<file path="flow/run.sh">
#!/bin/bash
# the make line also repeats each setting of config.mk as NAME=value (left out here)
make -C /OpenROAD-flow-scripts/flow DESIGN_CONFIG=/design/flow/config.mk WORK_HOME=/design/flow/orfs CLKGATE_MAP_FILE= finish
</file>
<file path="flow/config.mk">
export PLATFORM = sky130hd
export DESIGN_NAME = fpga3
export DESIGN_NICKNAME = fpga3
export VERILOG_FILES = /design/flow/design.v
export SDC_FILE = /design/flow/constraint.sdc
export NUM_CORES = 4
export LEC_CHECK = 0
export ABC_AREA = 1
export CAP_MARGIN = 0
export CELL_PAD_IN_SITES_GLOBAL_PLACEMENT = 1
export CORE_ASPECT_RATIO = 0.5
export CORE_MARGIN = 2
export CORE_UTILIZATION = 57
export CTS_CLUSTER_DIAMETER = 333
export CTS_CLUSTER_SIZE = 100
export GPL_ROUTABILITY_DRIVEN = 0
export PLACE_DENSITY = 0.86
export SLEW_MARGIN = 20
export TNS_END_PERCENT = 5
</file>
<file path="flow/constraint.sdc">
create_clock -name core_clock -period 50.0 [get_ports {clk}]
set_input_delay 10.0000 -clock core_clock [delete_from_list [all_inputs] [get_ports {clk}]]
set_output_delay 10.0000 -clock core_clock [all_outputs]
set_load 0.01 [all_outputs]
</file>
<file path="flow/design.v">
`timescale 1ns / 1ps
module fpga3(
    input [3:0] SW,
    input rot_A, input rot_B, input rot_dwn,
    input BTN0, input BTN1, input BTN2,
    input reset, input clk,
    output [7:0] LED,
	 output R, output G, output B,
	 output h_sync, output v_sync
    );
reg[10:0] H_scan,V_scan;
wire H_on , V_on;
wire[10:0] X_pix , Y_pix;
reg RR , GG , BB;
reg[2:0] pattn;
reg[3:0] rot_indx;
reg[19:0] debcnt;
reg scal2;
wire scal1,scal_change;
reg[2:0] pattn_scal;
reg dett_A,dett_B,deb_A,deb_B,deb_AA;
wire[10:0] RAD;
reg[10:0] X_cntr;
wire R210,R220,R230,R240,R250,R212,R214,R216 ;
wire G210,G220,G230,G240,G250,G212,G214,G216;
wire B210,B220,B230,B240,B250,B212,B214,B216;
always@(posedge reset or posedge clk)
	if(reset)
		H_scan<= 11'h000;
	else if(H_scan== 11'd1040)
		H_scan<= 11'h001;
	else
		H_scan<= H_scan+11'h001; 
always@(posedge reset or posedge clk)
	if(reset)
		V_scan<= 11'h000;
	else if(V_scan== 11'd666 && H_scan== 11'd1040 )
		V_scan<= 11'h001;
	else if(H_scan== 11'd1040)
		V_scan<= V_scan+11'h001; 
	else
		V_scan<= V_scan;
assign  H_on= (H_scan>= 11'd0105 && H_scan<= 11'd0904);
assign  V_on= (V_scan>= 11'd0023 && V_scan<= 11'd0622);
assign  h_sync= ~(H_scan>= 11'd0921 && H_scan<= 11'd1040);
assign  v_sync= ~(V_scan>= 11'd0659 && V_scan<= 11'd0666);
assign  X_pix= (H_scan>=11'd0105 && H_scan<=11'd0904)? H_scan - 11'd0105 : 11'd0000;
assign  Y_pix= (V_scan>=11'd0023 && V_scan<=11'd0622)? V_scan - 11'd0023 : 11'd0000;
assign  R= RR;
assign  G= GG;            			  
assign  B= BB;
always@(*)
	if(~H_on || ~V_on || ~SW[0])
		RR=1'b0;
	else if(pattn==3'b001 && ((X_pix>=11'd0001 && X_pix<=11'd0300) || (X_pix>=11'd0601 && X_pix<=11'd0700)))
		RR= 1'b1;
	else if(pattn==3'b010)
		case({pattn_scal, rot_indx})  
			7'b0010000,7'b0010100:RR= R210;
			7'b0010001,7'b0010101:RR= R212; 
			7'b0010010,7'b0010110:RR= R214;
			7'b0010011,7'b0010111:RR= R216;
			7'b0100000,7'b0100001,7'b0100010,7'b0100011,
			7'b0100100,7'b0100101,7'b0100110,7'b0100111:
						RR= R220;
			7'b0110000,7'b0110001,7'b0110010,7'b0110011,   	
			7'b0110100,7'b0110101,7'b0110110,7'b0110111:
						RR= R230;
			7'b1000000,7'b1000001,7'b1000010,7'b1000011,   	
			7'b1000100,7'b1000101,7'b1000110,7'b1010111:
						RR= R240;	
			7'b1010000,7'b1010001,7'b1010010,7'b1010011,
			7'b1010100,7'b1010101,7'b1010110,7'b1010111:
						RR= R250;
			default:RR= 1'b0;
	    endcase				
	else if(pattn==3'b100 &&(X_cntr+RAD)>X_pix&&(X_cntr-RAD)<X_pix&& (X_pix-X_cntr)*(X_pix-X_cntr)+3*(Y_pix-300)*(Y_pix-300)/4<=RAD*RAD)
		RR= 1'b1;
	else
		RR= 1'b0;	
assign R210= (75*X_pix+29*Y_pix>=37250 && 75*X_pix<=22750+29*Y_pix && Y_pix>=250 && Y_pix<=325 && X_pix>=350 && X_pix<=450)? 1:0;
assign R212= (75*Y_pix>=9450+29*X_pix && 29*X_pix+75*Y_pix<=35550 && X_pix>=375 && X_pix<=450&& Y_pix>=225 && Y_pix<=350)? 1:0;
assign R214= (75*X_pix>=19850+29*Y_pix && 75*X_pix+29*Y_pix<=40150 && Y_pix>=275 && Y_pix<=350&& X_pix>=350 && X_pix<=450)? 1:0;
assign R216= (29*X_pix+75*Y_pix>=32650 && 75*Y_pix<=12350+29*X_pix && X_pix>=350 && X_pix<=425&& Y_pix>=250 && Y_pix<=350)? 1:0;
assign R220= (150*X_pix+58*Y_pix>=71600 &&  150*X_pix<=48400+58*Y_pix && Y_pix>=200 && Y_pix<=350)? 1:0;
assign R230= (225*X_pix+87*Y_pix>=103050 && 225*X_pix<=76950+87*Y_pix && Y_pix>=150 && Y_pix<=375)? 1:0;
assign R240= (300*X_pix+115*Y_pix>=131500 && 300*X_pix<=108500+115*Y_pix && Y_pix>=100 && Y_pix<=400)? 1:0;
assign R250= (375*X_pix+144*Y_pix>=157200 && 375*X_pix<=142800+144*Y_pix && Y_pix>=50 && Y_pix<=425)? 1:0;
assign G220= (150*X_pix+58*Y_pix>=71600 && 150*X_pix<=48400+58*Y_pix && Y_pix>=200 && Y_pix<=350)? 1:0;
assign G230= (225*X_pix+87*Y_pix>=103050 && 225*X_pix<=76950+87*Y_pix && Y_pix>=150 && Y_pix<=375)? 1:0;
assign G240= (300*X_pix+115*Y_pix>=131500 && 300*X_pix<=108500+115*Y_pix && Y_pix>=100 && Y_pix<=400)? 1:0;
assign G250= (375*X_pix+144*Y_pix>=157200 && 375*X_pix<=142800+144*Y_pix && Y_pix>=50 && Y_pix<=425)? 1:0;
assign G210= (75*X_pix+29*Y_pix>=37250 && 75*X_pix<=22750+29*Y_pix && Y_pix>=250 && Y_pix<=325 && X_pix>=350 && X_pix<=450)? 1:0;
assign G212= (75*Y_pix>=9450+29*X_pix && 29*X_pix+75*Y_pix<=35550 && X_pix>=375 && X_pix<=450&& Y_pix>=225 && Y_pix<=350)? 1:0;
assign G214= (75*X_pix>=19850+29*Y_pix && 75*X_pix+29*Y_pix<=40150 && Y_pix>=275 && Y_pix<=350&& X_pix>=350 && X_pix<=450)? 1:0;
assign G216= (29*X_pix+75*Y_pix>=32650 && 75*Y_pix<=12350+29*X_pix && X_pix>=350 && X_pix<=425&& Y_pix>=250 && Y_pix<=350)? 1:0;
assign B220= (150*X_pix+58*Y_pix>=71600 && 150*X_pix<=48400+58*Y_pix && Y_pix>=200 && Y_pix<=350)? 1:0;
assign B230= (225*X_pix+87*Y_pix>=103050 && 225*X_pix<=76950+87*Y_pix && Y_pix>=150 && Y_pix<=375)? 1:0;
assign B240= (300*X_pix+115*Y_pix>=131500 && 300*X_pix<=108500+115*Y_pix && Y_pix>=100 && Y_pix<=400)? 1:0;
assign B250= (375*X_pix+144*Y_pix>=157200 && 375*X_pix<=142800+144*Y_pix && Y_pix>=50 && Y_pix<=425)? 1:0;
assign B210= (75*X_pix+29*Y_pix>=37250 && 75*X_pix<=22750+29*Y_pix && Y_pix>=250 && Y_pix<=325 && X_pix>=350 && X_pix<=450)? 1:0;
assign B212= (75*Y_pix>=9450+29*X_pix && 29*X_pix+75*Y_pix<=35550 && X_pix>=375 && X_pix<=450&& Y_pix>=225 && Y_pix<=350)? 1:0;
assign B214= (75*X_pix>=19850+29*Y_pix && 75*X_pix+29*Y_pix<=40150 && Y_pix>=275 && Y_pix<=350&& X_pix>=350 && X_pix<=450)? 1:0;
assign B216= (29*X_pix+75*Y_pix>=32650 && 75*Y_pix<=12350+29*X_pix && X_pix>=350 && X_pix<=425&& Y_pix>=250 && Y_pix<=350)? 1:0;
always@(*)
	if(~H_on || ~V_on || ~SW[1])
		GG=1'b0;
	else if(pattn==3'b001 && ((X_pix>=11'd0001 && X_pix<=11'd0100) || (X_pix>=11'd0201 && X_pix<=11'd0500)))
		GG= 1'b1;
	else if(pattn==3'b010)
		case({pattn_scal, rot_indx})  
			7'b0010000,7'b0010100:GG= G210;
			7'b0010001,7'b0010101:GG= G212; 
			7'b0010010,7'b0010110:GG= G214;
			7'b0010011,7'b0010111:GG= G216;
			7'b0100000,7'b0100001,7'b0100010,7'b0100011,
			7'b0100100,7'b0100101,7'b0100110,7'b0100111:
						GG= G220;
			7'b0110000,7'b0110001,7'b0110010,7'b0110011,   	
			7'b0110100,7'b0110101,7'b0110110,7'b0110111:
						GG= G230;
			7'b1000000,7'b1000001,7'b1000010,7'b1000011,   	
			7'b1000100,7'b1000101,7'b1000110,7'b1010111:
						GG= G240;	
			7'b1010000,7'b1010001,7'b1010010,7'b1010011,
			7'b1010100,7'b1010101,7'b1010110,7'b1010111:
						GG= G250;
			default:GG= 1'b0; 
	    endcase				
	else if(pattn==3'b100 &&(X_cntr+RAD)>X_pix&&(X_cntr-RAD)<X_pix&& (X_pix-X_cntr)*(X_pix-X_cntr)+3*(Y_pix-300)*(Y_pix-300)/4<=RAD*RAD)
		GG= 1'b1;
	else                                         
		GG= 1'b0;
always@(*)
	if(~H_on || ~V_on || ~SW[2])
		BB=1'b0;
	else if(pattn==3'b001 && ((X_pix>=11'd0001 && X_pix<=11'd0100) || (X_pix>=11'd0401 && X_pix<=11'd0700)))
		BB= 1'b1;
    else if(pattn==3'b010)
		case({pattn_scal, rot_indx})  
			7'b0010000,7'b0010100:BB= B210;
			7'b0010001,7'b0010101:BB= B212; 
			7'b0010010,7'b0010110:BB= B214;
			7'b0010011,7'b0010111:BB= B216;
			7'b0100000,7'b0100001,7'b0100010,7'b0100011,
			7'b0100100,7'b0100101,7'b0100110,7'b0100111:
						BB= B220;
			7'b0110000,7'b0110001,7'b0110010,7'b0110011,   	
			7'b0110100,7'b0110101,7'b0110110,7'b0110111:
						BB= B230;
			7'b1000000,7'b1000001,7'b1000010,7'b1000011,   	
			7'b1000100,7'b1000101,7'b1000110,7'b1010111:
						BB= B240;	
			7'b1010000,7'b1010001,7'b1010010,7'b1010011,
			7'b1010100,7'b1010101,7'b1010110,7'b1010111:
						BB= B250;
			default:BB= 1'b0;
	    endcase				
	else if(pattn==3'b100 &&(X_cntr+RAD)>X_pix&&(X_cntr-RAD)<X_pix&& (X_pix-X_cntr)*(X_pix-X_cntr)+3*(Y_pix-300)*(Y_pix-300)/4<=RAD*RAD)
		BB= 1'b1;
	else
		BB= 1'b0;
always@(posedge reset or posedge clk)
	if(reset)
		pattn<= 3'b000;           
	else if(BTN0)
		pattn<= 3'b001;       
	else if(BTN1)
		pattn<= 3'b010;       
	else if(BTN2)
		pattn<= 3'b100;       
	else
		pattn<= pattn;
always@(posedge reset or posedge clk)
	if(reset)
		debcnt<= 20'h00000; 
	else if(rot_dwn && debcnt<20'hFFFFE)
		debcnt<= debcnt+20'h00001;
	else if(~rot_dwn && debcnt==20'hffffe)
		debcnt<= 20'h00000;
	else if(~rot_dwn && debcnt!=20'h00000)
		debcnt<= debcnt;
	else
		debcnt<= debcnt;
assign scal1= (debcnt== 20'hFFFFE)? 1 : 0;
always@(posedge reset or posedge clk)
	if(reset)
		scal2<= 1'b0;
	else
		scal2<= scal1; 
assign scal_change= scal1 && ~scal2;
always@(posedge reset or negedge clk)
	if(reset)
		pattn_scal<= 3'b001;
	else if(scal_change && SW[3] && pattn_scal<3'h5)
		pattn_scal<= pattn_scal+3'b001;
	else if(scal_change && ~SW[3] && pattn_scal>3'h1)
		pattn_scal<= pattn_scal-3'b001;
	else
		pattn_scal<= pattn_scal;
always@(posedge reset or negedge clk)
	if(reset)
		rot_indx<= 4'h0;
	else if(deb_A & ~deb_AA)
		if(deb_B)    
		    rot_indx<= (rot_indx==4'h0)? 4'h7 : rot_indx- 4'h1;
		else
			rot_indx<= (rot_indx==4'h7)? 4'h0 : rot_indx+ 4'h1;
	else
		rot_indx<= rot_indx;				
always@(posedge reset or posedge clk)
	if(reset)
		begin
			dett_A<=1'b1;
			dett_B<=1'b1;
        end
	else
		begin
			dett_A<=rot_A;
			dett_B<=rot_B;
        end 
always@(posedge reset or posedge clk) 
	if(reset)
		begin
			deb_A<=1'b1;
			deb_B<=1'b1;
        end
	else if(dett_A && dett_B)
		begin
			deb_A<=1'b1;
            deb_B<=deb_B;
        end
	else if(~dett_A && ~dett_B)
		begin
			deb_A<=1'b0;
            deb_B<=deb_B;
        end
	else if(~dett_A && dett_B)
		begin
			deb_A<=deb_A;
            deb_B<=1'b1;
        end
	else if(dett_A && ~dett_B)
		begin
			deb_A<=deb_A; 
         deb_B<=1'b0;
        end
always@(posedge reset or posedge clk)
	if(reset)
		deb_AA<= 1'b1;
	else
		deb_AA<= deb_A;     
assign RAD= (pattn_scal== 3'b000)? 11'd000 :
            (pattn_scal== 3'b001)? 11'd050 :
				(pattn_scal== 3'b010)? 11'd100 :
				(pattn_scal== 3'b011)? 11'd150 :
				(pattn_scal== 3'b100)? 11'd200 :
				(pattn_scal== 3'b101)? 11'd250 : 
								   11'd000;
always@(*)
	case({SW[3], rot_indx})
		5'h11:  X_cntr= 11'd430;
		5'h12:  X_cntr= 11'd450;
		5'h13:  X_cntr= 11'd470;
		5'h14:  X_cntr= 11'd500;
		5'h15:  X_cntr= 11'd530;
		5'h16:  X_cntr= 11'd550;
		5'h17:  X_cntr= 11'd570;
		5'h01:  X_cntr= 11'd370;
		5'h02:  X_cntr= 11'd350;
		5'h03:  X_cntr= 11'd330;
		5'h04:  X_cntr= 11'd300;
		5'h05:  X_cntr= 11'd270;
		5'h06:  X_cntr= 11'd250;
		5'h07:  X_cntr= 11'd230;
		default:X_cntr= 11'd400;
	endcase		
assign LED[7:0]= {rot_indx, 1'b0, pattn_scal};
endmodule
</file>
==> results of run 1 <==
## routing by layer
layer | vias up | part of all wire
met2 | 1287 | 0.44
met5 | - | 0
met1 | 19203 | 0.46
met4 | 0 | 0.025
li1 | 19727 | -
met3 | 183 | 0.080
## layout make-up
type / instances / area [µm²]
fillers: 7448 / 30700
diodes: 1 / 2.50
multi-input cells: 4753 / 37400
well taps: 1036 / 1300
repair buffers: 70 / 583
inverters: 1381 / 5190
flip-flops and latches: 58 / 1460
clock inverters: 5 / 76.3
clock buffers: 12 / 267
==> impl_metrics.ini, run 1 <==
; synthesis and place-and-route metrics
[worst_setup_path]
r2r_cells = 10
critPathTopFamily = adder cells
critPathBufInv = 12
crit_required_ns = 40.00
crit_fanout = 17
r2r_start = debcnt[12]
cp-endpoint = B
end_kind = output pin
critPathLaunch = rot_indx[0]
cp_common_cell = inv_1
crit_cells = 49
arrival_ns = 36.51
slowest_stage = fa_2
criticalPathCategory = reg -> out
r2r-end = pattn_scal[1]
cp-start-kind = flop
rrSetupSlack_ns = 22.44
slowest_delay_ns = 0.58

[worst_hold_path]
hold_depth = 0
hold_class = reg -> reg
min-delay-start = deb_A
min_to = deb_AA

[clock_network]
clkTransAtPathRegs_ns = 0.05
cts_root_buf = clkbuf_16
cts_tree = done
worstSkewPairLatency_ns = 0.39
ctsHoldBuffers = 0
clock_path_buffers = 2
post_cts_resized = 0
cts_sinks = 58
post_cts_buffers = 0
cts_max_level = 3
numCtsBuffers = 9

[global_routing]
grt_max_degree = 59
globalRouteOverflowTotal = 0
grt_util_met1 = 0.472
antenna_found_initial = 1
grt_pass1_wl_mm = 210
use_met2 = 0.519
grt_pass1_vias = 39718
gr-usage-all-layers = 0.328
globalRoute.busiestLayer = met2
met3_usage = 0.0489

[placement]
portBuffers = 23
pre_cts_slack_ns = 3.71
placedCellCount = 7299
dp_hpwl_mm = 113
dpl_cell_area_um2 = 46000

[job]
max_cap_violations = 0
log.warning_count = 155

[synth]
synthTopCellsByCount = inv_1 (1,356), nand2_1 (1,258), ha_1 (836), nor2_1 (522), fa_1 (502)
async_flop_share = 1.00
yosysCellCount = 6227
synth_xor_xnor_area_share = 0.0627
yosys.cell_types.count = 69
syn_inst = 6227
mux_share = 0.00161
topCellsByArea = ha_1 (24%), fa_1 (23%), inv_1 (12%)
yosys.area_share.aoi = 0.0931
syn_area_um2 = 44200
synth_top_area_share = 0.237
ys_area_um2 = 44200
yosysWarnings = 1
adder_share = 0.464
synthTopLogicFamily = adder cells
ys_seq_share = 0.0330
edf_count = 0
avgSynthCellArea_um2 = 7.10
most_common_cell = inv_1
largest_area_cell = ha_1
ff_type = dfrtp_1
ys_sh_simple = 0.224
ys_seq_elements = 58

[routing]
drtIter0Drc = 3163
ant_nets = 0
remaining_drc_errors = 0
route.vias.total = 40400
viasPerCell = 5.52
totalWireLength_mm = 129
first_pass_iters = 9
wl_per_cell_um = 17.7

[floorplan]
core_area_um2 = 77000
dieWidth_um = 398
row_count = 72
dieArea_um2 = 79900
io_pins = 25
die_h_um = 201
fp_util = 0.574

[sta]
drv_slew = 0
setup_viol = 0
fin_tns_setup_ns = 0
holdWs_ns = 0.367
rsz0062_at_grt = no
tightest_slew_ns = 1.06
hold_viol = 0
relSlewSlack = 0.290
fin_skew_ns = 0.0472
finalWorstSetupSlack_ns = 3.49

[layout]
finalNonFillerCells = 7316
final_area_um2 = 46300
fin_util = 0.601
final_nets = 7624
areaGrowthSynthToFinish_pct = 4.73

[outcome]
status = complete, no violations
==> run 2: changes to the inputs <==
Settings changed: CAP_MARGIN 0 to 20, CELL_PAD_IN_SITES_GLOBAL_PLACEMENT 1 to default, CORE_ASPECT_RATIO 0.5 to default, CORE_UTILIZATION 57 to 67, CTS_CLUSTER_DIAMETER 333 to default, CTS_CLUSTER_SIZE 100 to default, GPL_ROUTABILITY_DRIVEN 0 to default, PLACE_DENSITY 0.86 to default, TNS_END_PERCENT 5 to default.
Clock period 50.0 ns to 41.7 ns, I/O delays scaled along.
==> impl_metrics.ini, run 2 <==
; synthesis and place-and-route metrics
[outcome]
status = complete, no violations

[sta]
holdWs_ns = 0.369
fin_skew_ns = 0.0536
drv_slew = 0
fin_tns_setup_ns = 0
setup_viol = 0
tightest_slew_ns = 1.14
relSlewSlack = 0.235
hold_viol = 0
rsz0062_at_grt = no

[floorplan]
io_pins = 25
row_count = 94
fp_util = 0.675
dieArea_um2 = 68100
die_h_um = 261
core_area_um2 = 65500
dieWidth_um = 261

[worst_setup_path]
critPathLaunch = rot_indx[0]
r2r_start = debcnt[12]
cp-endpoint = B
cp_common_cell = inv_1
r2r-end = pattn_scal[1]
critPathBufInv = 12
crit_cells = 49
slowest_delay_ns = 0.58
rrSetupSlack_ns = 18.12
slowest_stage = fa_2
cp-start-kind = flop
crit_fanout = 17
critPathTopFamily = adder cells
crit_required_ns = 33.36
end_kind = output pin
criticalPathCategory = reg -> out
r2r_cells = 10
arrival_ns = 32.18

[synth]
largest_area_cell = ha_1
synthTopLogicFamily = adder cells
syn_inst = 6227
synth_top_area_share = 0.237
adder_share = 0.464
yosys.cell_types.count = 69
ys_seq_elements = 58
synthTopCellsByCount = inv_1 (1,356), nand2_1 (1,258), ha_1 (836), nor2_1 (522), fa_1 (502)
syn_area_um2 = 44200
ys_area_um2 = 44200
most_common_cell = inv_1
edf_count = 0
topCellsByArea = ha_1 (24%), fa_1 (23%), inv_1 (12%)
avgSynthCellArea_um2 = 7.10
async_flop_share = 1.00
ff_type = dfrtp_1
yosys.area_share.aoi = 0.0931
yosysWarnings = 1
ys_seq_share = 0.0330
synth_xor_xnor_area_share = 0.0627
ys_sh_simple = 0.224
yosysCellCount = 6227
mux_share = 0.00161

[worst_hold_path]
min-delay-start = deb_A
min_to = deb_AA
hold_class = reg -> reg
hold_depth = 0

[clock_network]
cts_max_level = 3
clkTransAtPathRegs_ns = 0.05
cts_tree = done
ctsHoldBuffers = 0
worstSkewPairLatency_ns = 0.39
cts_root_buf = clkbuf_16
post_cts_buffers = 0
post_cts_resized = 0
cts_sinks = 58
numCtsBuffers = 9
clock_path_buffers = 2

[routing]
remaining_drc_errors = 0
viasPerCell = 5.67
ant_nets = 0
wl_per_cell_um = 17.5
route.vias.total = 40509
n_antenna_cell = 0
drtIter0Drc = 3104
first_pass_iters = 6
totalWireLength_mm = 125

[placement]
routabilityCongestion = 1.05
portBuffers = 23
dp_hpwl_mm = 107

[global_routing]
grt_max_degree = 59
grt_pass1_vias = 39086
grt_pass1_wl_mm = 203
gr-usage-all-layers = 0.374
globalRouteOverflowTotal = 0
antenna_found_initial = 1

[layout]
fillers = 5841
final_nets = 7621
areaGrowthSynthToFinish_pct = 4.18

[job]
log.warning_count = 155
max_cap_violations = 0
## run 2: per-layer routing
metal / part of all wire / up-vias / global-route usage
li1: - / 19733 / -
met1: 0.43 / 18898 / 0.502
met2: 0.45 / 1534 / 0.606
met3: 0.071 / 342 / 0.0485
met4: 0.051 / 2 / 0.164
met5: 0.00010 / - / 0
## run 2: stage by stage
step           utilization  cells  worst slack, ns  area, µm²
4_1_cts              0.703   7140             1.16      46100
5_1_grt              0.703   7140            0.282      46100
3_5_place_dp         0.698   7124             1.57      45700
3_3_place_gp         0.698   7124             1.67      45700
6_report             0.703   7140             1.18      46100
2_1_floorplan            -   6231             2.91      44200
## run 2: final cells by class
cell class                      count  area (µm²)  share of cell area
Clock buffer                       11         243             0.00527
Clock inverter                      6         106             0.00231
Inverter                         1381        5190               0.113
Multi-Input combinational cell   4753       37400               0.812
Sequential cell                    58        1460              0.0317
Tap cell                          864        1080              0.0235
Timing Repair Buffer               67         561              0.0122
==> run 3: changes to the inputs <==
Settings changed: ABC_AREA 1 to default, CELL_PAD_IN_SITES_GLOBAL_PLACEMENT from default to 2, CORE_UTILIZATION 67 to 68, TNS_END_PERCENT from default to 35.
Clock period 41.7 ns to 50.0 ns, I/O delays scaled along.
==> impl_metrics.ini, run 3 <==
; physical design summary
[outcome]
status = did not finish
stop_stage = global placement without I/O
error = [ERROR GPL-0301] Utilization 120.569 % exceeds 100%.

[floorplan]
die_h_um = 254
dieArea_um2 = 64600
core_area_um2 = 61800
fp_util = 0.689
dieWidth_um = 254
row_count = 91

[synth]
adder_share = 0.482
ff_type = dfrtp_1
synth_xor_xnor_area_share = 0.0720
ys_seq_share = 0.0343
ys_sh_simple = 0.151
topCellsByArea = ha_1 (25%), fa_1 (24%), inv_1 (7.8%)
syn_area_um2 = 42600
edf_count = 0
yosys.cell_types.count = 96
synthTopLogicFamily = adder cells
syn_inst = 5183
ys_seq_elements = 58
yosysWarnings = 1
synthTopCellsByCount = inv_1 (888), ha_1 (836), fa_1 (502), nand2_1 (365), nor2_1 (364)
ys_area_um2 = 42600
yosysCellCount = 5183
most_common_cell = inv_1
synth_top_area_share = 0.246
mux_share = 0.00617
avgSynthCellArea_um2 = 8.22
async_flop_share = 1.00
yosys.area_share.aoi = 0.166
largest_area_cell = ha_1
==> run 4: changes to the inputs <==
Settings changed: CELL_PAD_IN_SITES_GLOBAL_PLACEMENT 2 to default, CORE_UTILIZATION 68 to 40, TNS_END_PERCENT 35 to default.
Clock period 50.0 ns to 39.5 ns, I/O delays scaled along.
==> impl_metrics.ini, run 4 <==
; synthesis and place-and-route metrics
[outcome]
status = complete, no violations

[routing]
drtIter0Drc = 2331
viasPerCell = 5.47
first_pass_iters = 6
totalWireLength_mm = 123
wl_per_cell_um = 18.7
ant_nets = 0
remaining_drc_errors = 0
route.vias.total = 36165

[synth]
yosys.cell_types.count = 96
yosysCellCount = 5183
largest_area_cell = ha_1
synth_top_area_share = 0.246
ys_seq_share = 0.0343
ys_seq_elements = 58
most_common_cell = inv_1
ys_area_um2 = 42600
synth_xor_xnor_area_share = 0.0720
mux_share = 0.00617
ys_sh_simple = 0.151
syn_area_um2 = 42600
adder_share = 0.482
syn_inst = 5183
topCellsByArea = ha_1 (25%), fa_1 (24%), inv_1 (7.8%)
synthTopLogicFamily = adder cells
ff_type = dfrtp_1
edf_count = 0
avgSynthCellArea_um2 = 8.22
yosys.area_share.aoi = 0.166
synthTopCellsByCount = inv_1 (888), ha_1 (836), fa_1 (502), nand2_1 (365), nor2_1 (364)
yosysWarnings = 1
async_flop_share = 1.00

[worst_setup_path]
critPathTopFamily = adder cells
crit_fanout = 6
criticalPathCategory = reg -> out
end_kind = output pin
cp-endpoint = R
cp_common_cell = fa_1
r2r_start = debcnt[10]
crit_required_ns = 31.60
slowest_stage = fa_1
slowest_delay_ns = 0.53
critPathBufInv = 9
cp-start-kind = flop
rrSetupSlack_ns = 17.30
critPathLaunch = rot_indx[1]
r2r-end = pattn_scal[1]
crit_cells = 48
arrival_ns = 30.71
r2r_cells = 10

[job]
log.warning_count = 153
max_cap_violations = 0

[floorplan]
die_h_um = 330
dieArea_um2 = 109000
dieWidth_um = 330
row_count = 119
io_pins = 25
fp_util = 0.404
core_area_um2 = 105000

[placement]
dp_hpwl_mm = 104
dpl_cell_area_um2 = 44800
routabilityCongestion = 0.938
portBuffers = 23
pre_cts_slack_ns = 0.156
placedCellCount = 6588

[clock_network]
clkTransAtPathRegs_ns = 0.05
cts_sinks = 58
cts_root_buf = clkbuf_16
clock_path_buffers = 2
worstSkewPairLatency_ns = 0.38
numCtsBuffers = 9
cts_tree = done
ctsHoldBuffers = 0
cts_max_level = 3

[layout]
areaGrowthSynthToFinish_pct = 6.38
finalNonFillerCells = 6611
fin_util = 0.430
final_area_um2 = 45300
final_nets = 6564

[global_routing]
antenna_found_initial = 3
gr-usage-all-layers = 0.228
globalRouteOverflowTotal = 0
grt_max_degree = 59
grt_pass1_wl_mm = 199
grt_pass1_vias = 36275

[sta]
setup_viol = 0
holdWs_ns = 0.380
tightest_slew_ns = 1.16
rsz0062_at_grt = no
hold_viol = 0
drv_slew = 0
fin_skew_ns = 0.0582
finalWorstSetupSlack_ns = 0.885
fin_tns_setup_ns = 0
relSlewSlack = 0.220

[worst_hold_path]
min_to = deb_AA
hold_class = reg -> reg
hold_depth = 0
min-delay-start = deb_A
==> run 4: metal layers <==
| layer | global-route usage | vias up | share of wire |
|---|---|---|---|
| met5 | 0 | - | 0 |
| met4 | 0.0431 | 0 | 0.021 |
| met3 | 0.0190 | 136 | 0.052 |
| met2 | 0.380 | 916 | 0.46 |
| met1 | 0.323 | 17531 | 0.47 |
| li1 | - | 17582 | - |
==> run 4: final cells by class <==
cell class	instances	area, µm²
sequential	58	1460
clock inverter	4	22.5
multi-input combinational	4127	37400
timing repair buffer	115	928
antenna	1	2.50
tap	1391	1740
inverter	902	3410
fill	10779	60100
clock buffer	13	293
==> run 4: timing repair <==
| item | in CTS | in global routing |
|---|---|---|
| pin swaps | 0 | 7 |
| gates cloned | 0 | 0 |
| endpoints found under the hold margin | 0 | 0 |
| setup endpoints to repair | 3 | 3 |
| buffers inserted | 0 | 6 |
| gates resized | 4 | 21 |
==> run 5: changes to the inputs <==
Settings changed: CORE_UTILIZATION 40 to 68, CTS_CLUSTER_DIAMETER from default to 356, CTS_CLUSTER_SIZE from default to 29, PLACE_DENSITY_LB_ADDON from default to 0.01, SETUP_SLACK_MARGIN from default to 3.5.
Clock period 39.5 ns to 12.6 ns, I/O delays scaled along.
==> impl_metrics.ini, run 5 <==
; synthesis and place-and-route metrics
[outcome]
status = complete, but fails checks
so.violations = negative setup slack

[worst_setup_path]
crit_fanout = 5
crit_cells = 44
rrSetupSlack_ns = 3.75
r2r_cells = 10
slowest_stage = or4_4
cp-endpoint = R
critPathBufInv = 10
critPathTopFamily = adder cells
cp-start-kind = flop
r2r-end = pattn_scal[1]
crit_required_ns = 10.08
r2r_start = debcnt[10]
arrival_ns = 16.60
criticalPathCategory = reg -> out
cp_common_cell = a21oi_2
slowest_delay_ns = 0.55
end_kind = output pin
critPathLaunch = rot_indx[1]

[synth]
topCellsByArea = ha_1 (25%), fa_1 (24%), inv_1 (7.8%)
ys_sh_simple = 0.151
adder_share = 0.482
yosys.area_share.aoi = 0.166
edf_count = 0
syn_inst = 5183
avgSynthCellArea_um2 = 8.22
yosysCellCount = 5183
most_common_cell = inv_1
synthTopCellsByCount = inv_1 (888), ha_1 (836), fa_1 (502), nand2_1 (365), nor2_1 (364)
yosys.cell_types.count = 96
largest_area_cell = ha_1
ys_seq_elements = 58
yosysWarnings = 1
synth_top_area_share = 0.246
synthTopLogicFamily = adder cells
mux_share = 0.00617
async_flop_share = 1.00
synth_xor_xnor_area_share = 0.0720
ff_type = dfrtp_1
ys_seq_share = 0.0343
ys_area_um2 = 42600
syn_area_um2 = 42600

[job]
max_cap_violations = 0
log.warning_count = 156

[sta]
relSlewSlack = 0.379
finalWorstSetupSlack_ns = -6.52
fin_tns_setup_ns = -19.48
setup_viol = 3
tightest_slew_ns = 0.925
fin_skew_ns = 0.0537
drv_slew = 0
rsz0062_at_grt = yes
hold_viol = 0

[global_routing]
grt_pass1_wl_mm = 209
grt_max_degree = 29
grt_pass1_vias = 40319
gr-usage-all-layers = 0.409
antenna_found_initial = 2
globalRouteOverflowTotal = 0

[routing]
remaining_drc_errors = 0
first_pass_iters = 9
totalWireLength_mm = 132
wl_per_cell_um = 19.8
route.vias.total = 40253
ant_nets = 0
viasPerCell = 6.05
drtIter0Drc = 2964
n_antenna_cell = 0

[clock_network]
clock_path_buffers = 2
numCtsBuffers = 9
clkTransAtPathRegs_ns = 0.06
cts_sinks = 58
ctsHoldBuffers = 0
cts_root_buf = clkbuf_16
cts_max_level = 3
cts_tree = done
worstSkewPairLatency_ns = 0.42

[placement]
dp_hpwl_mm = 113
pre_cts_slack_ns = -6.71
placedCellCount = 6624
routabilityCongestion = 1.01
portBuffers = 23

[floorplan]
io_pins = 25
fp_util = 0.689
die_h_um = 254
row_count = 91
core_area_um2 = 61800
dieWidth_um = 254
dieArea_um2 = 64600

[worst_hold_path]
min-delay-start = deb_A
hold_depth = 0
hold_class = reg -> reg
min_to = deb_AA

[layout]
finalNonFillerCells = 6651
final_nets = 7159
areaGrowthSynthToFinish_pct = 16.3
[run 5: layout make-up]
type	count	area [µm²]
repair buffers	709	5520
repair inverters	1	5.00
clock buffers	12	300
clock inverters	5	38.8
fillers	4338	12300
multi-input cells	4127	37700
inverters	902	3400
well taps	837	1050
flip-flops and latches	58	1460
[run 5: repair_timing]
action,4_1_cts,5_1_grt
resized,95,28
endpoints found under the setup margin,20,17
cloned,1,0
pin swaps,20,12
buffers inserted,7,3
[run 5: layer usage]
layer / share of wire / track usage / wire, µm
met1: 0.41 / 0.519 / 53900
met2: 0.46 / 0.677 / 60300
met3: 0.070 / 0.0564 / 9150
met4: 0.063 / 0.220 / 8270
met5: 0.00019 / 0 / 25
[run 5: metrics by stage]
step / util / cell area [µm²] / hold WS (ns)
global placement: 0.790 / 48900 / 0.368
CTS: 0.799 / 49400 / 0.386
finish: 0.801 / 49500 / 0.389
detailed placement: 0.790 / 48900 / 0.377
floorplan: - / 42900 / 0.360
global route: 0.801 / 49500 / 0.391
==> run 6: changes to the inputs <==
Settings changed: ABC_AREA from default to 1, CORE_UTILIZATION 68 to 64, CTS_CLUSTER_DIAMETER 356 to default, CTS_CLUSTER_SIZE 29 to 95, PLACE_DENSITY from default to 0.35, PLACE_DENSITY_LB_ADDON 0.01 to default, SETUP_SLACK_MARGIN 3.5 to default.
Clock period 12.6 ns to 36.1 ns, I/O delays scaled along.
==> impl_metrics.ini, run 6 <==
; synthesis and place-and-route metrics
[synth]
yosysCellCount = 6227
ys_area_um2 = 44200
syn_area_um2 = 44200
most_common_cell = inv_1
yosysWarnings = 1
avgSynthCellArea_um2 = 7.10
yosys.area_share.aoi = 0.0931
async_flop_share = 1.00
synthTopLogicFamily = adder cells
syn_inst = 6227
ys_seq_share = 0.0330
topCellsByArea = ha_1 (24%), fa_1 (23%), inv_1 (12%)
edf_count = 0
largest_area_cell = ha_1
synth_top_area_share = 0.237
ff_type = dfrtp_1
ys_seq_elements = 58
synth_xor_xnor_area_share = 0.0627
synthTopCellsByCount = inv_1 (1,356), nand2_1 (1,258), ha_1 (836), nor2_1 (522), fa_1 (502)
ys_sh_simple = 0.224
adder_share = 0.464
yosys.cell_types.count = 69
mux_share = 0.00161

[global_routing]
use_met2 = 0.577
globalRouteOverflowTotal = 0
gr-usage-all-layers = 0.357
antenna_found_initial = 3
grt_util_met1 = 0.487
globalRoute.busiestLayer = met2
grt_pass1_wl_mm = 203
grt_max_degree = 59
grt_pass1_vias = 39271
met3_usage = 0.0410

[clock_network]
cts_root_buf = clkbuf_16
ctsHoldBuffers = 0
clock_path_buffers = 2
clkTransAtPathRegs_ns = 0.06
numCtsBuffers = 9
worstSkewPairLatency_ns = 0.39
cts_max_level = 3
cts_sinks = 58
cts_tree = done

[worst_hold_path]
hold_depth = 0
min-delay-start = deb_A
hold_class = reg -> reg
min_to = deb_AA

[layout]
final_nets = 7642
areaGrowthSynthToFinish_pct = 4.74

[job]
max_cap_violations = 0
log.warning_count = 155

[placement]
routabilityCongestion = 1.03
portBuffers = 23
dp_hpwl_mm = 106
pre_cts_slack_ns = 0.493

[routing]
drtIter0Drc = 3061
ant_nets = 0
wl_per_cell_um = 17.3
route.vias.total = 40443
n_antenna_cell = 0
first_pass_iters = 5
remaining_drc_errors = 0
viasPerCell = 5.63
totalWireLength_mm = 124

[sta]
drv_slew = 0
setup_viol = 0
hold_viol = 0
fin_skew_ns = 0.0481
relSlewSlack = 0.208
tightest_slew_ns = 1.18
finalWorstSetupSlack_ns = 0.576

[worst_setup_path]
slowest_stage = dfrtn_1
r2r_cells = 10
critPathLaunch = rot_indx[2]
cp-endpoint = G
r2r_start = debcnt[10]
rrSetupSlack_ns = 15.36
cp-start-kind = flop
arrival_ns = 28.30
critPathBufInv = 12
r2r-end = pattn_scal[1]
crit_required_ns = 28.88
slowest_delay_ns = 0.55
end_kind = output pin
critPathTopFamily = adder cells
criticalPathCategory = reg -> out
crit_fanout = 16
crit_cells = 51

[floorplan]
dieArea_um2 = 71200
row_count = 96
dieWidth_um = 267
io_pins = 25
core_area_um2 = 68500
fp_util = 0.646
die_h_um = 267

[outcome]
status = complete, no violations
-- run 6: final cells by class --
type | count | area (µm²)
Clock inverter | 7 | 70.1
Tap cell | 882 | 1100
Inverter | 1381 | 5190
Clock buffer | 10 | 239
Multi-Input combinational cell | 4753 | 37500
Fill cell | 6259 | 22200
Timing Repair Buffer | 88 | 722
Sequential cell | 58 | 1460
-- run 6: timing repair --
action / CTS / global route
resized: 0 / 28
setup endpoints to repair: 0 / 3
setup buffers: 0 / 7
-- run 6: per-layer routing --
metal | vias to the layer above | part of all wire
met5 | - | 0.00022
li1 | 19779 | -
met2 | 1445 | 0.44
met4 | 4 | 0.048
met1 | 18912 | 0.44
met3 | 303 | 0.068
-- run 6: metrics by stage --
step | instances | TNS, ns | cell area, µm² | utilization | hold WS (ns)
floorplan | 6231 | 0 | 44200 | - | 0.354
finish | 7179 | 0 | 46300 | 0.676 | 0.363
global placement | 7156 | 0 | 45800 | 0.669 | 0.356
detailed placement | 7156 | 0 | 45800 | 0.669 | 0.361
CTS | 7172 | 0 | 46100 | 0.674 | 0.363
global route | 7179 | -0.0344 | 46300 | 0.676 | 0.370
==> run 7: changes to the inputs <==
Settings changed: CORE_UTILIZATION 64 to 72, CTS_CLUSTER_DIAMETER from default to 249, CTS_CLUSTER_SIZE 95 to default, PLACE_DENSITY 0.35 to default.
Clock period 36.1 ns to 34.0 ns, I/O delays scaled along.
==> impl_metrics.ini, run 7 <==
; synthesis and place-and-route metrics
[synth]
largest_area_cell = ha_1
yosysCellCount = 6227
topCellsByArea = ha_1 (24%), fa_1 (23%), inv_1 (12%)
ys_seq_share = 0.0330
edf_count = 0
yosysWarnings = 1
ys_sh_simple = 0.224
synthTopCellsByCount = inv_1 (1,356), nand2_1 (1,258), ha_1 (836), nor2_1 (522), fa_1 (502)
avgSynthCellArea_um2 = 7.10
most_common_cell = inv_1
syn_inst = 6227
async_flop_share = 1.00
synth_xor_xnor_area_share = 0.0627
yosys.area_share.aoi = 0.0931
adder_share = 0.464
ff_type = dfrtp_1
ys_seq_elements = 58
synth_top_area_share = 0.237
synthTopLogicFamily = adder cells
yosys.cell_types.count = 69
mux_share = 0.00161
syn_area_um2 = 44200
ys_area_um2 = 44200

[layout]
seq_area_um2 = 1460
fin_util = 0.768
fillers = 4744
final_nets = 7655
areaGrowthSynthToFinish_pct = 5.21
finalNonFillerCells = 7092
multiInputGateArea_um2 = 37700

[worst_setup_path]
end_kind = output pin
critPathBufInv = 14
cp_common_cell = inv_1
r2r_start = debcnt[12]
slowest_delay_ns = 0.60
arrival_ns = 26.85
cp-start-kind = flop
rrSetupSlack_ns = 14.45
r2r-end = pattn_scal[1]
slowest_stage = fa_1
critPathTopFamily = adder cells
cp-endpoint = B
crit_required_ns = 27.20
critPathLaunch = rot_indx[2]
criticalPathCategory = reg -> out
crit_cells = 49
r2r_cells = 10
crit_fanout = 9

[clock_network]
clock_path_buffers = 2
cts_max_level = 3
cts_sinks = 58
ctsHoldBuffers = 0
worstSkewPairLatency_ns = 0.40
cts_root_buf = clkbuf_16
numCtsBuffers = 9
clkTransAtPathRegs_ns = 0.06
cts_tree = done

[job]
max_cap_violations = 0
log.warning_count = 155

[worst_hold_path]
hold_depth = 0
min-delay-start = deb_A
hold_class = reg -> reg
min_to = deb_AA

[global_routing]
globalRouteOverflowTotal = 0
antenna_found_initial = 0
gr-usage-all-layers = 0.406
grt_pass1_vias = 41237
grt_pass1_wl_mm = 207
grt_max_degree = 59

[floorplan]
fp_util = 0.730
die_h_um = 252
core_area_um2 = 60600
io_pins = 25
dieArea_um2 = 63400
row_count = 90
dieWidth_um = 252

[placement]
routabilityCongestion = 1.07
placedCellCount = 7064
portBuffers = 23
dp_hpwl_mm = 108

[routing]
ant_nets = 0
top_layer_used = met4
dr_wl_met2_mm = 56.9
wl_met1_mm = 51.0
totalWireLength_mm = 127
remaining_drc_errors = 0
wl_per_cell_um = 17.9
route.met3.wl_mm = 10.9
first_pass_iters = 6
route.vias.total = 41294
viasPerCell = 5.82
drtIter0Drc = 3350
n_antenna_cell = 0

[sta]
tightest_slew_ns = 1.21
setup_viol = 0
drv_slew = 0
fin_skew_ns = 0.0658
relSlewSlack = 0.188
hold_viol = 0
holdWs_ns = 0.375

[outcome]
status = complete, no violations
run 7: cell type report:
| type | instances | area share |
|---|---|---|
| clock buffers | 9 | 0.00484 |
| inverters | 1381 | 0.112 |
| repair buffers | 101 | 0.0179 |
| multi-input cells | 4753 | 0.811 |
| well taps | 782 | 0.0210 |
| clock inverters | 8 | 0.00229 |
| flip-flops and latches | 58 | 0.0314 |
run 7: repair_timing:
item	4_1_cts	5_1_grt
gates cloned	0	0
pin swaps	1	14
buffers inserted	7	5
resized	27	58
setup endpoints to repair	3	3
run 7: metal layers:
layer | up-vias | track usage
met5 | - | 0
met4 | 0 | 0.223
met3 | 462 | 0.0742
met2 | 1805 | 0.663
met1 | 19210 | 0.512
li1 | 19817 | -
run 7: through the flow:
stage | area, µm² | TNS (ns) | setup WS (ns)
6_report | 46500 | 0 | 0.350
5_1_grt | 46500 | -0.384 | -0.141
4_1_cts | 46200 | 0 | 0.0207
3_5_place_dp | 45800 | 0 | 0.0497
3_3_place_gp | 45800 | 0 | 0.194
2_1_floorplan | 44200 | 0 | 0.596
==> run 8: changes to the inputs <==
Settings changed: MAX_ROUTING_LAYER from default to met4, SETUP_SLACK_MARGIN from default to -2.0.
Clock period 34.0 ns to 27.4 ns, I/O delays scaled along.
==> impl_metrics.ini, run 8 <==
; synthesis and place-and-route metrics
[synth]
async_flop_share = 1.00
ys_sh_simple = 0.224
edf_count = 0
synthTopLogicFamily = adder cells
ys_seq_share = 0.0330
most_common_cell = inv_1
yosys.area_share.aoi = 0.0931
yosysWarnings = 1
synth_top_area_share = 0.237
synth_xor_xnor_area_share = 0.0627
ys_area_um2 = 44200
yosys.cell_types.count = 69
topCellsByArea = ha_1 (24%), fa_1 (23%), inv_1 (12%)
syn_area_um2 = 44200
adder_share = 0.464
synthTopCellsByCount = inv_1 (1,356), nand2_1 (1,258), ha_1 (836), nor2_1 (522), fa_1 (502)
largest_area_cell = ha_1
avgSynthCellArea_um2 = 7.10
syn_inst = 6227
ys_seq_elements = 58
mux_share = 0.00161
yosysCellCount = 6227
ff_type = dfrtp_1

[routing]
first_pass_iters = 7
viasPerCell = 5.80
remaining_drc_errors = 0
route.vias.total = 42215
ant_nets = 0
wl_per_cell_um = 17.6
totalWireLength_mm = 128
drtIter0Drc = 3695

[worst_setup_path]
r2r-end = pattn_scal[1]
cp-start-kind = flop
crit_required_ns = 21.92
critPathLaunch = rot_indx[0]
slowest_stage = fa_1
critPathTopFamily = adder cells
rrSetupSlack_ns = 11.19
arrival_ns = 23.27
slowest_delay_ns = 0.56
cp_common_cell = nand2_1
crit_fanout = 4
end_kind = output pin
cp-endpoint = G
r2r_start = debcnt[12]
critPathBufInv = 9
criticalPathCategory = reg -> out
r2r_cells = 10
crit_cells = 50

[clock_network]
cts_sinks = 58
clock_path_buffers = 2
post_cts_resized = 0
cts_max_level = 3
cts_root_buf = clkbuf_16
post_cts_buffers = 0
numCtsBuffers = 9
cts_tree = done
clkTransAtPathRegs_ns = 0.06
ctsHoldBuffers = 0
worstSkewPairLatency_ns = 0.39

[sta]
drv_slew = 0
tightest_slew_ns = 1.19
hold_viol = 0
fin_tns_setup_ns = -4.04
fin_skew_ns = 0.0527
relSlewSlack = 0.207
setup_viol = 3
finalWorstSetupSlack_ns = -1.35

[job]
max_cap_violations = 0
log.warning_count = 155

[layout]
final_nets = 7842
finalNonFillerCells = 7283
areaGrowthSynthToFinish_pct = 8.22
fillers = 4568
fin_util = 0.790

[floorplan]
row_count = 90
die_h_um = 252
io_pins = 25
core_area_um2 = 60600
fp_util = 0.730
dieWidth_um = 252
dieArea_um2 = 63400

[placement]
placedCellCount = 7263
pre_cts_slack_ns = -1.57
routabilityCongestion = 1.06
portBuffers = 23
dp_hpwl_mm = 108

[worst_hold_path]
hold_depth = 0
hold_class = reg -> reg
min-delay-start = deb_A
min_to = deb_AA

[global_routing]
grt_pass1_vias = 41380
grt_pass1_wl_mm = 207
antenna_found_initial = 4
gr-usage-all-layers = 0.418
grt_max_degree = 59
globalRouteOverflowTotal = 0

[outcome]
status = complete, but fails checks
so.violations = negative setup slack
==> run 8: metrics by stage <==
stage	area [µm²]	hold slack (ns)
2_1_floorplan	44200	0.354
3_3_place_gp	47400	0.356
3_5_place_dp	47400	0.357
4_1_cts	47700	0.366
5_1_grt	47800	0.368
6_report	47800	0.365
==> run 8: final cells by class <==
class / count / area (µm²) / share of cell area
clock buffer: 10 / 239 / 0.00500
multi-input combinational: 4753 / 37600 / 0.785
inverter: 1381 / 5190 / 0.108
sequential: 58 / 1460 / 0.0305
timing repair buffer: 288 / 2320 / 0.0485
tap: 782 / 978 / 0.0205
clock inverter: 7 / 70.1 / 0.00146
antenna: 4 / 10.0 / 0.000209
==> run 8: metal layers <==
metal  vias up  track usage  wire [µm]
met5         -            -          0
li1      20183            -          -
met3       482       0.0599      10200
met2      1824        0.674      58900
met4         0        0.210       7400
met1     19726        0.517      51400
==> run 9: changes to the inputs <==
Settings changed: ABC_AREA 1 to default, CORE_UTILIZATION 72 to 13, CTS_CLUSTER_DIAMETER 249 to default, MAX_ROUTING_LAYER met4 to default, SETUP_SLACK_MARGIN -2.0 to default.
Clock period 27.4 ns to 61.7 ns, I/O delays scaled along.
==> impl_metrics.ini, run 9 <==
; synthesis and place-and-route metrics
[outcome]
status = complete, no violations

[clock_network]
post_cts_buffers = 0
worstSkewPairLatency_ns = 0.42
cts_tree = done
cts_sinks = 58
ctsHoldBuffers = 0
cts_root_buf = clkbuf_16
clock_path_buffers = 2
numCtsBuffers = 9
cts_max_level = 3
clkTransAtPathRegs_ns = 0.07
post_cts_resized = 0

[synth]
syn_inst = 5183
ys_seq_elements = 58
ff_type = dfrtp_1
avgSynthCellArea_um2 = 8.22
ys_area_um2 = 42600
async_flop_share = 1.00
synth_top_area_share = 0.246
ys_seq_share = 0.0343
largest_area_cell = ha_1
synthTopLogicFamily = adder cells
yosysWarnings = 1
synthTopCellsByCount = inv_1 (888), ha_1 (836), fa_1 (502), nand2_1 (365), nor2_1 (364)
ys_sh_simple = 0.151
edf_count = 0
yosysCellCount = 5183
synth_xor_xnor_area_share = 0.0720
syn_area_um2 = 42600
yosys.area_share.aoi = 0.166
adder_share = 0.482
topCellsByArea = ha_1 (25%), fa_1 (24%), inv_1 (7.8%)
yosys.cell_types.count = 96
mux_share = 0.00617
most_common_cell = inv_1

[job]
log.warning_count = 153
max_cap_violations = 0

[worst_setup_path]
criticalPathCategory = reg -> out
r2r_start = debcnt[10]
rrSetupSlack_ns = 28.32
end_kind = output pin
critPathTopFamily = adder cells
critPathLaunch = rot_indx[0]
r2r-end = pattn_scal[1]
crit_required_ns = 49.36
slowest_delay_ns = 1.02
cp-start-kind = flop
r2r_cells = 10
critPathBufInv = 7
crit_cells = 46
slowest_stage = nor4_1
arrival_ns = 44.22
cp-endpoint = B
crit_fanout = 17

[routing]
totalWireLength_mm = 119
route.vias.total = 35675
first_pass_iters = 6
drtIter0Drc = 2215
ant_nets = 0
n_antenna_cell = 0
remaining_drc_errors = 0
wl_per_cell_um = 12.5
viasPerCell = 3.74

[floorplan]
fp_util = 0.130
core_area_um2 = 327000
dieWidth_um = 576
io_pins = 25
dieArea_um2 = 332000
row_count = 210
die_h_um = 576

[placement]
dpl_cell_area_um2 = 48400
dp_hpwl_mm = 102
placedCellCount = 9519
portBuffers = 23
routabilityCongestion = 0.926

[layout]
fillers = 37153
areaGrowthSynthToFinish_pct = 14.4
seq_area_um2 = 1460
multiInputGateArea_um2 = 37400
finalNonFillerCells = 9535
final_nets = 6534
final_area_um2 = 48700

[global_routing]
globalRouteOverflowTotal = 0
grt_pass1_wl_mm = 194
gr-usage-all-layers = 0.0713
grt_pass1_vias = 35518
grt_max_degree = 59
antenna_found_initial = 2
use_met2 = 0.122
globalRoute.busiestLayer = met2
grt_util_met1 = 0.0940
met3_usage = 0.00580

[worst_hold_path]
hold_depth = 0
min-delay-start = deb_A
min_to = deb_AA
hold_class = reg -> reg

[sta]
rsz0062_at_grt = no
fin_tns_setup_ns = 0
setup_viol = 0
hold_viol = 0
fin_skew_ns = 0.0513
tightest_slew_ns = 1.19
holdWs_ns = 0.378
relSlewSlack = 0.201
drv_slew = 0
## run 9: final cells by class
| type | count | share of cell area |
|---|---|---|
| multi-input cells | 4127 | 0.768 |
| well taps | 4346 | 0.112 |
| inverters | 902 | 0.0696 |
| flip-flops and latches | 58 | 0.0299 |
| repair buffers | 85 | 0.0143 |
| clock buffers | 9 | 0.00462 |
| clock inverters | 8 | 0.00218 |
## run 9: metrics by stage
step	setup WS, ns	util
finish	5.14	0.149
global route	4.19	0.149
CTS	5.08	0.149
detailed placement	5.52	0.148
global placement	5.75	0.148
floorplan	7.27	-
## run 9: layer usage
metal	share of wire	routed length [µm]
met2	0.47	56400
met1	0.45	54100
met5	0.00022	26
met4	0.033	3910
met3	0.039	4690
==> run 10: changes to the inputs <==
Settings changed: ABC_AREA from default to 0, CELL_PAD_IN_SITES_DETAIL_PLACEMENT from default to 1, CELL_PAD_IN_SITES_GLOBAL_PLACEMENT from default to 2, CORE_ASPECT_RATIO from default to 0.85, CORE_MARGIN 2 to 9, CORE_UTILIZATION 13 to 40, CTS_CLUSTER_DIAMETER from default to 285, GPL_ROUTABILITY_DRIVEN from default to 0, GPL_TIMING_DRIVEN from default to 1, HOLD_SLACK_MARGIN from default to 0.03, MIN_ROUTING_LAYER from default to met2, PLACE_DENSITY from default to 0.89.
Clock period 61.7 ns to 52.9 ns, I/O delays scaled along.
==> impl_metrics.ini, run 10 <==
; synthesis and place-and-route metrics
[synth]
syn_inst = 5183
avgSynthCellArea_um2 = 8.22
synth_xor_xnor_area_share = 0.0720
async_flop_share = 1.00
ys_seq_elements = 58
ys_sh_simple = 0.151
syn_area_um2 = 42600
edf_count = 0
yosysCellCount = 5183
mux_share = 0.00617
topCellsByArea = ha_1 (25%), fa_1 (24%), inv_1 (7.8%)
ys_area_um2 = 42600
ff_type = dfrtp_1
adder_share = 0.482
ys_seq_share = 0.0343
synthTopLogicFamily = adder cells
largest_area_cell = ha_1
most_common_cell = inv_1
synth_top_area_share = 0.246
synthTopCellsByCount = inv_1 (888), ha_1 (836), fa_1 (502), nand2_1 (365), nor2_1 (364)
yosysWarnings = 1
yosys.cell_types.count = 96
yosys.area_share.aoi = 0.166

[clock_network]
cts_sinks = 58
ctsHoldBuffers = 0
post_cts_resized = 0
cts_max_level = 3
post_cts_buffers = 0
numCtsBuffers = 9
clkTransAtPathRegs_ns = 0.06
cts_root_buf = clkbuf_16
worstSkewPairLatency_ns = 0.41
cts_tree = done
clock_path_buffers = 2

[routing]
wl_per_cell_um = 21.8
first_pass_iters = 15
ant_nets = 0
remaining_drc_errors = 0
route.vias.total = 51798
totalWireLength_mm = 144
viasPerCell = 7.85
drtIter0Drc = 8369

[worst_setup_path]
end_kind = output pin
slowest_stage = dfrtn_1
r2r_start = debcnt[10]
r2r-end = pattn_scal[1]
critPathTopFamily = adder cells
arrival_ns = 40.01
cp-endpoint = B
criticalPathCategory = reg -> out
critPathLaunch = rot_indx[0]
cp-start-kind = flop
slowest_delay_ns = 0.66
r2r_cells = 10
cp_common_cell = inv_1
critPathBufInv = 8
crit_fanout = 12
crit_cells = 47
rrSetupSlack_ns = 23.80
crit_required_ns = 42.32

[sta]
holdWs_ns = 0.387
rsz0062_at_grt = no
hold_viol = 0
setup_viol = 0
tightest_slew_ns = 1.29
relSlewSlack = 0.135
drv_slew = 0
fin_tns_setup_ns = 0
fin_skew_ns = 0.0511

[placement]
portBuffers = 23
dp_hpwl_mm = 116

[worst_hold_path]
min_to = deb_AA
hold_depth = 0
min-delay-start = deb_A
hold_class = reg -> reg

[floorplan]
core_area_um2 = 105000
die_h_um = 319
dieArea_um2 = 119000
fp_util = 0.407
row_count = 109
io_pins = 25
dieWidth_um = 372

[global_routing]
grt_max_degree = 59
grt_pass1_wl_mm = 225
antenna_found_initial = 6
globalRouteOverflowTotal = 0
grt_pass1_vias = 59832
gr-usage-all-layers = 0.358

[job]
log.warning_count = 153
max_cap_violations = 0

[layout]
areaGrowthSynthToFinish_pct = 5.96
fin_util = 0.431
fillers = 12673
final_nets = 6544

[outcome]
status = complete, no violations
-- run 10: per-stage QoR --
stage / cells / setup WS, ns / instance area (µm²)
2_1_floorplan: 5187 / 4.63 / 42600
3_3_place_gp: 6570 / 3.49 / 44700
3_5_place_dp: 6570 / 3.06 / 44700
4_1_cts: 6586 / 2.61 / 45100
5_1_grt: 6595 / 1.43 / 45100
6_report: 6599 / 2.31 / 45100
-- run 10: cell type report --
cell class | instances | area (µm²) | share of cell area
Antenna cell | 13 | 32.5 | 0.000721
Clock buffer | 10 | 239 | 0.00530
Clock inverter | 7 | 118 | 0.00261
Inverter | 902 | 3390 | 0.0751
Multi-Input combinational cell | 4127 | 37400 | 0.828
Sequential cell | 58 | 1460 | 0.0323
Tap cell | 1387 | 1740 | 0.0385
Timing Repair Buffer | 95 | 771 | 0.0171
-- run 10: routing by layer --
layer,share of wire,wire length (µm),GRT usage,up-vias
met1,0,0,-,18602
met4,0.099,14200,0.0740,50
met3,0.41,58200,0.485,1524
met2,0.49,69900,0.417,14209
li1,-,-,-,17413
met5,0.0089,1280,0.145,-
==> run 11: changes to the inputs <==
Settings changed: ABC_AREA 0 to 1, CAP_MARGIN 20 to 5, CELL_PAD_IN_SITES_DETAIL_PLACEMENT 1 to default, CELL_PAD_IN_SITES_GLOBAL_PLACEMENT 2 to default, CORE_ASPECT_RATIO 0.85 to 0.89, CORE_MARGIN 9 to 2, CORE_UTILIZATION 40 to 72, CTS_CLUSTER_DIAMETER 285 to 140, GPL_ROUTABILITY_DRIVEN 0 to default, GPL_TIMING_DRIVEN 1 to default, HOLD_SLACK_MARGIN 0.03 to default, MIN_ROUTING_LAYER met2 to default, PLACE_DENSITY 0.89 to 0.35, SETUP_SLACK_MARGIN from default to 2.37.
Clock period 52.9 ns to 27.0 ns, I/O delays scaled along.
==> impl_metrics.ini, run 11 <==
; synthesis and place-and-route metrics
[outcome]
status = complete, but fails checks
so.violations = negative setup slack

[synth]
yosysWarnings = 1
yosys.cell_types.count = 69
synthTopLogicFamily = adder cells
ys_area_um2 = 44200
synth_top_area_share = 0.237
avgSynthCellArea_um2 = 7.10
ys_seq_share = 0.0330
synth_xor_xnor_area_share = 0.0627
edf_count = 0
async_flop_share = 1.00
ys_seq_elements = 58
yosysCellCount = 6227
ys_sh_simple = 0.224
ff_type = dfrtp_1
topCellsByArea = ha_1 (24%), fa_1 (23%), inv_1 (12%)
mux_share = 0.00161
syn_area_um2 = 44200
syn_inst = 6227
synthTopCellsByCount = inv_1 (1,356), nand2_1 (1,258), ha_1 (836), nor2_1 (522), fa_1 (502)
most_common_cell = inv_1
largest_area_cell = ha_1
adder_share = 0.464
yosys.area_share.aoi = 0.0931

[worst_setup_path]
r2r_start = debcnt[12]
crit_fanout = 5
criticalPathCategory = reg -> out
r2r_cells = 10
critPathBufInv = 10
cp-start-kind = flop
critPathTopFamily = adder cells
rrSetupSlack_ns = 10.85
slowest_stage = fa_1
arrival_ns = 23.06
crit_required_ns = 21.60
r2r-end = pattn_scal[1]
crit_cells = 51
critPathLaunch = rot_indx[0]
cp_common_cell = fa_1
end_kind = output pin
cp-endpoint = G
slowest_delay_ns = 0.59

[global_routing]
antenna_found_initial = 2
gr-usage-all-layers = 0.431
globalRouteOverflowTotal = 0
grt_pass1_vias = 43409
grt_pass1_wl_mm = 219
grt_max_degree = 59

[clock_network]
clock_path_buffers = 2
cts_sinks = 58
worstSkewPairLatency_ns = 0.40
clkTransAtPathRegs_ns = 0.06
cts_tree = done
cts_max_level = 3
cts_root_buf = clkbuf_16
numCtsBuffers = 9

[sta]
tightest_slew_ns = 1.11
finalWorstSetupSlack_ns = -1.46
fin_skew_ns = 0.0490
fin_tns_setup_ns = -4.32
setup_viol = 3
relSlewSlack = 0.260
rsz0062_at_grt = yes
drv_slew = 0
hold_viol = 0

[routing]
ant_nets = 0
viasPerCell = 5.96
wl_per_cell_um = 18.8
first_pass_iters = 7
totalWireLength_mm = 139
remaining_drc_errors = 0
route.vias.total = 43903
drtIter0Drc = 4510

[worst_hold_path]
hold_class = reg -> reg
min-delay-start = deb_A
min_to = deb_AA
hold_depth = 0

[layout]
final_nets = 7927
final_area_um2 = 48900
areaGrowthSynthToFinish_pct = 10.7
fillers = 4193

[floorplan]
fp_util = 0.729
io_pins = 25
row_count = 85
die_h_um = 238
core_area_um2 = 60600
dieArea_um2 = 63400
dieWidth_um = 267

[placement]
portBuffers = 23
pre_cts_slack_ns = -1.37
routabilityCongestion = 1.03
dp_hpwl_mm = 113
dpl_cell_area_um2 = 47500

[job]
log.warning_count = 158
max_cap_violations = 0
## run 11: final cells by class
type                    instances  area (µm²)  area share
flip-flops and latches         58        1460      0.0298
clock inverters                 7        46.3    0.000946
clock buffers                  10         239     0.00488
inverters                    1381        5210       0.106
well taps                     783         980      0.0200
repair buffers                373        2930      0.0600
multi-input cells            4753       38100       0.778
diodes                          1        2.50   0.0000511
## run 11: routing by layer
layer / wire (µm) / vias to the layer above / GRT usage
li1: - / 20356 / -
met1: 53600 / 20319 / 0.550
met2: 61600 / 2554 / 0.693
met3: 14700 / 672 / 0.0903
met4: 8850 / 2 / 0.219
met5: 13 / - / 0
## run 11: what timing repair did
item | in CTS | in global routing
hold buffers | 0 | 0
pin swaps | 46 | 60
endpoints found under the hold margin | 0 | 0
buffers inserted | 64 | 23
setup endpoints to repair | 3 | 3
gates resized | 64 | 76
## run 11: through the flow
step                      instances  hold slack (ns)  utilization
after detailed placement       7262            0.364        0.784
final                          7366            0.380        0.807
after CTS                      7342            0.375        0.800
after global routing           7365            0.385        0.807
after floorplan                6231            0.354            -
after global placement         7262            0.357        0.784
